==> job 8920: inputs <==
Design datapath, start of the top module:
module datapath(clk, rst, sw, seg0, seg1,seg2,seg3, mem_addr, mem_wdata, mem_we, mem_rdata);
==> flow/config.mk <==
export PLATFORM = sky130hd
export DESIGN_NAME = datapath
export DESIGN_NICKNAME = datapath
export VERILOG_FILES = /design/flow/design.v
export SDC_FILE = /design/flow/constraint.sdc
export NUM_CORES = 4
export LEC_CHECK = 0
export ABC_AREA = 1
export CAP_MARGIN = 20
export CORE_ASPECT_RATIO = 0.7
export CORE_MARGIN = 2
export CORE_UTILIZATION = 72
export CTS_CLUSTER_DIAMETER = 372
export CTS_CLUSTER_SIZE = 99
export HOLD_SLACK_MARGIN = -0.09
export PLACE_DENSITY = 0.43
export SETUP_SLACK_MARGIN = 0.74
export SLEW_MARGIN = 20
==> flow/constraint.sdc <==
create_clock -name core_clock -period 3.48 [get_ports {clk}]
set_input_delay 0.6960 -clock core_clock [delete_from_list [all_inputs] [get_ports {clk}]]
set_output_delay 0.6960 -clock core_clock [all_outputs]
set_load 0.01 [all_outputs]
run.sh (not shown) runs the stock make flow with config.mk's settings and CLKGATE_MAP_FILE=.
==> job 7762 (differences from job 8920) <==
Settings changed: CORE_ASPECT_RATIO 0.7 to not set, CORE_UTILIZATION 72 to 70, CTS_CLUSTER_DIAMETER 372 to not set, CTS_CLUSTER_SIZE 99 to not set, HOLD_SLACK_MARGIN -0.09 to not set, MAX_ROUTING_LAYER set to met4, PLACE_DENSITY 0.43 to not set, PLACE_DENSITY_LB_ADDON set to 0.01, SETUP_SLACK_MARGIN 0.74 to not set.
==> flow/constraint.sdc (replaced) <==
create_clock -name core_clock -period 7.9 [get_ports {clk}]
set_input_delay 1.5800 -clock core_clock [delete_from_list [all_inputs] [get_ports {clk}]]
set_output_delay 1.5800 -clock core_clock [all_outputs]
set_load 0.01 [all_outputs]
==> summary of the runs <==
Job 7762 died in global routing (5_1_grt). Job 8920 failed in clock tree synthesis (4_1_cts).
Synthesized area is the same in job 8920 and job 7762.
Against job 8920, the die size of job 7762 is larger by 2.7%.
In synthesized cell count, job 8920 and job 7762 do not differ.
==> figures <==
Outcome: job 7762 stopped before the end; job 8920 stopped before the end
Failing step: job 7762 global routing (5_1_grt); job 8920 clock tree synthesis (4_1_cts)
Share of synthesized cell area in full adder, half adder and majority cells: job 7762 21.2%; job 8920 21.2%
Post-Place Worst Slack: job 7762 -0.941 ns; job 8920 -4.84 ns
Compound-Gate Fraction of Synth Area: job 7762 16.2%; job 8920 16.2%
Most instantiated flip-flop cell in the synthesis netlist: job 7762 sky130_fd_sc_hd__dfrtp_1; job 8920 sky130_fd_sc_hd__dfrtp_1
Synthesized Nets: job 7762 4355; job 8920 4355
Area after DPL: job 7762 0.0332 mm2; job 8920 0.0380 mm2
Final weighted congestion of routability-driven global placement: job 7762 1.18; job 8920 1.23
Overall die width: job 7762 211 um; job 8920 247 um
Row cnt: job 7762 75; job 8920 62
# placed instances: job 7762 4739; job 8920 5273
Standard cell core area: job 7762 0.0420 mm2; job 8920 0.0410 mm2
Flip-flops with a built-in enable: job 7762 0; job 8920 0
Half-perimeter wire length of the detailed placement result: job 7762 90.4 mm; job 8920 113 mm
Core Util at FP: job 7762 71.0%; job 8920 72.9%
Die y size: job 7762 211 um; job 8920 174 um
Mean instance size in the synthesized netlist: job 7762 7.55 um2; job 8920 7.55 um2
Top cell area share: job 7762 27.3%; job 8920 27.3%
Full die area: job 7762 0.0443 mm2; job 8920 0.0431 mm2

==> inputs of run F <==
datapath again, from the RTL that the note above started with.
Settings: LEC_CHECK=0, CAP_MARGIN=20, CORE_MARGIN=2, CORE_UTILIZATION=72, CTS_CLUSTER_DIAMETER=269, HOLD_SLACK_MARGIN=-0.1, MAX_ROUTING_LAYER=met4, SETUP_SLACK_MARGIN=1.14, SLEW_MARGIN=20; clock period 9.3 ns.
==> run X: changes against run F <==
- CTS_CLUSTER_DIAMETER: 269 -> not set
- CTS_CLUSTER_SIZE: not set -> 79
- HOLD_SLACK_MARGIN: -0.1 -> not set
- PLACE_DENSITY_LB_ADDON: not set -> 0.01
- SETUP_SLACK_MARGIN: 1.14 -> -0.45
==> flow/constraint.sdc (replaced) <==
create_clock -name core_clock -period 8.63 [get_ports {clk}]
set_input_delay 1.7260 -clock core_clock [delete_from_list [all_inputs] [get_ports {clk}]]
set_output_delay 1.7260 -clock core_clock [all_outputs]
set_load 0.01 [all_outputs]
==> run E: changes against run F <==
- ABC_AREA: not set -> 1
- CTS_CLUSTER_DIAMETER: 269 -> 243
- HOLD_SLACK_MARGIN: -0.1 -> not set
- PLACE_DENSITY_LB_ADDON: not set -> 0.01
- SETUP_SLACK_MARGIN: 1.14 -> -0.45
==> flow/constraint.sdc (replaced) <==
create_clock -name core_clock -period 8.32 [get_ports {clk}]
set_input_delay 1.6640 -clock core_clock [delete_from_list [all_inputs] [get_ports {clk}]]
set_output_delay 1.6640 -clock core_clock [all_outputs]
set_load 0.01 [all_outputs]
==> metrics.csv <==
metric,value,unit
status,aborted with a tool error,
stop err,[ERROR GRT-0232] Routing congestion too high. Check the congestion heatmap in the GUI.,
Post-Place Cell Area,32400,µm²
failing step,global routing (5_1_grt),
Post-synth top cells,"nand2_1 (377), dfrtp_1 (326), inv_1 (274), fa_1 (209), nor2_1 (183)",
synthesized net count,3587,
the above is filed under run F

==> metrics.csv <==
metric,value,unit
Layout Check Failures,setup timing,
setup violators final,21,
status,finished with violations,
synthesized net count,3587,
post-layout worst setup margin,-1010,ps
Post-Place Cell Area,33300,µm²
the above is filed under run X

==> metrics.csv <==
metric,value,unit
setup violators final,22,
status,finished with violations,
post-layout worst setup margin,-672,ps
synthesized net count,4355,
Post-synth top cells,"nand2_1 (949), inv_1 (628), dfrtp_1 (326), o21ai_0 (302), nor2_1 (298)",
Layout Check Failures,setup timing,
Post-Place Cell Area,32700,µm²
detailed-route via count,33000,
the above is filed under run E

